## fft16
module fft16 (
    input  wire              clk,
    input  wire              rst_n,
    input  wire              start,
    input  wire signed [8:0] din_i,
    input  wire signed [8:0] din_q,
    output wire              ready,
    output wire              dout_valid,
    output wire signed [8:0] dout_i,
    output wire signed [8:0] dout_q
);
Settings: LEC_CHECK=0, ABC_AREA=1, CAP_MARGIN=35, CELL_PAD_IN_SITES_GLOBAL_PLACEMENT=1, CORE_MARGIN=2, CORE_UTILIZATION=33, CTS_CLUSTER_SIZE=91, GPL_ROUTABILITY_DRIVEN=0, GPL_TIMING_DRIVEN=0, SETUP_SLACK_MARGIN=0.78, SLEW_MARGIN=15, TNS_END_PERCENT=20; clock period 5.91 ns.
run.sh (not shown) runs the stock make flow with config.mk's settings and CLKGATE_MAP_FILE=.
The baseline finished but failed the layout checks on setup timing.
Then changed:
- ABC_AREA: 1 -> unset
- CAP_MARGIN: 35 -> 20
- CELL_PAD_IN_SITES_GLOBAL_PLACEMENT: 1 -> unset
- CORE_UTILIZATION: 33 -> 40
- CTS_CLUSTER_SIZE: 91 -> unset
- GPL_ROUTABILITY_DRIVEN: 0 -> unset
- GPL_TIMING_DRIVEN: 0 -> unset
- SETUP_SLACK_MARGIN: 0.78 -> unset
- SLEW_MARGIN: 15 -> 20
- TNS_END_PERCENT: 20 -> unset
- clock period: 5.91 -> 10.0 ns (I/O delays scaled with it)
This time the run went through all stages and came out clean.
Routed wire length fell by 11%.
Die area falls by 20%.
Hold slack is better by 8.1 ps.
Cell count came out lower by 16%.
Via count falls by 8.2%.
Critical path depth drops by 11.
Cell area falls by 6.7%.
Worst setup slack gets better by 4000 ps.

========
fft16 again, from the RTL that the note above started with.
// fft16
module fft16 (
    input  wire              clk,
    input  wire              rst_n,
    input  wire              start,
    input  wire signed [8:0] din_i,
    input  wire signed [8:0] din_q,
    output wire              ready,
    output wire              dout_valid,
    output wire signed [8:0] dout_i,
    output wire signed [8:0] dout_q
);
export LEC_CHECK = 0
export CAP_MARGIN = 20
export CELL_PAD_IN_SITES_DETAIL_PLACEMENT = 1
export CORE_MARGIN = 2
export CORE_UTILIZATION = 33
export GPL_ROUTABILITY_DRIVEN = 1
export MIN_ROUTING_LAYER = met2
export PLACE_DENSITY = 0.59
export SLEW_MARGIN = 20
create_clock -name core_clock -period 8.73 [get_ports {clk}]
The starting point ran to the end with violations: setup timing.
==> next run, changes <==
--- a/flow/config.mk
+++ b/flow/config.mk
@@ -9 +8,0 @@
-export CELL_PAD_IN_SITES_DETAIL_PLACEMENT = 1
@@ -11,4 +10 @@
-export CORE_UTILIZATION = 33
-export GPL_ROUTABILITY_DRIVEN = 1
-export MIN_ROUTING_LAYER = met2
-export PLACE_DENSITY = 0.59
+export CORE_UTILIZATION = 30
==> flow/constraint.sdc (replaced) <==
create_clock -name core_clock -period 14.4 [get_ports {clk}]
set_input_delay 2.8800 -clock core_clock [delete_from_list [all_inputs] [get_ports {clk}]]
set_output_delay 2.8800 -clock core_clock [all_outputs]
set_load 0.01 [all_outputs]
Effect: The changed run finished clean; cell area went down by about a fifth; sequential share of layout area went up by 5.7 points; via count decreases by a quarter to a third; register-to-register slack gains 3300 ps.
==> next run, changes <==
--- a/flow/config.mk
+++ b/flow/config.mk
@@ -10 +10 @@
-export CORE_UTILIZATION = 30
+export CORE_UTILIZATION = 68
@@ -11,0 +12 @@
+export TNS_END_PERCENT = 30
==> flow/constraint.sdc (replaced) <==
create_clock -name core_clock -period 8.53 [get_ports {clk}]
set_input_delay 1.7060 -clock core_clock [delete_from_list [all_inputs] [get_ports {clk}]]
set_output_delay 1.7060 -clock core_clock [all_outputs]
set_load 0.01 [all_outputs]
Effect:
- The changed run finished with setup timing left
- worst hold slack is worse by 5.6 ps
- first-iteration DRC count is higher by 35%
- via count is higher by 13%
- cell area is higher by 10%
- sequential share of layout area is lower by 3.4 points
- worst setup slack is worse by 3200 ps
==> next run, changes <==
--- a/flow/config.mk
+++ b/flow/config.mk
@@ -10 +10,2 @@
-export CORE_UTILIZATION = 68
+export CORE_UTILIZATION = 64
+export SETUP_SLACK_MARGIN = 1.52
@@ -12 +12,0 @@
-export TNS_END_PERCENT = 30
==> flow/constraint.sdc (replaced) <==
create_clock -name core_clock -period 5.52 [get_ports {clk}]
set_input_delay 1.1040 -clock core_clock [delete_from_list [all_inputs] [get_ports {clk}]]
set_output_delay 1.1040 -clock core_clock [all_outputs]
set_load 0.01 [all_outputs]
Outcome:
- The changed run reached the layout checks and failed them: setup timing
- register-to-register slack loses 2900 ps
- non-clock buffer count rises by 110
- core utilization falls by 2.1 points

========
Starting RTL as in the previous note.
make LEC_CHECK=0 CAP_MARGIN=20 CORE_MARGIN=2 CORE_UTILIZATION=68 CTS_CLUSTER_SIZE=98 PLACE_DENSITY=0.36 SLEW_MARGIN=20 TNS_END_PERCENT=30 finish   # period 6.75 ns
The baseline produced a layout that fails on negative setup slack.
Edit:
- CORE_UTILIZATION: 68 -> 72
- CTS_CLUSTER_SIZE: 98 -> unset
- PLACE_DENSITY: 0.36 -> unset
- SETUP_SLACK_MARGIN: unset -> -0.58
- TNS_END_PERCENT: 30 -> unset
- clock period: 6.75 -> 6.0 ns (I/O delays scaled with it)
=>
- Now the flow never finished: it broke off in global routing (5_1_grt), error DPL-0033
- area after synthesis does not change
- die size goes down by 5.5%
- synthesized cell count is unchanged
Edit:
- CTS_CLUSTER_DIAMETER: unset -> 132
- SETUP_SLACK_MARGIN: -0.58 -> 1.04
- clock period: 6.0 -> 7.16 ns (I/O delays scaled with it)
Effect: Now the flow produced a layout that fails on negative setup slack; die size does not change; synthesized cell count does not change; area after synthesis does not change.
Edit:
- CORE_UTILIZATION: 72 -> 64
- CTS_CLUSTER_DIAMETER: 132 -> unset
- SETUP_SLACK_MARGIN: 1.04 -> unset
- clock period: 7.16 -> 11.1 ns (I/O delays scaled with it)
The changed run completed with no timing, DRC or antenna violations.
Final area went down by roughly a tenth.
Die size went up by roughly a tenth.
Global-route usage went down by 17 points.
Clock skew went down by 0.0057 ns.
Utilization went down by 21 points.
Clock-buffer cell count went up by 10.
Setup slack gets better by 4.4 ns.
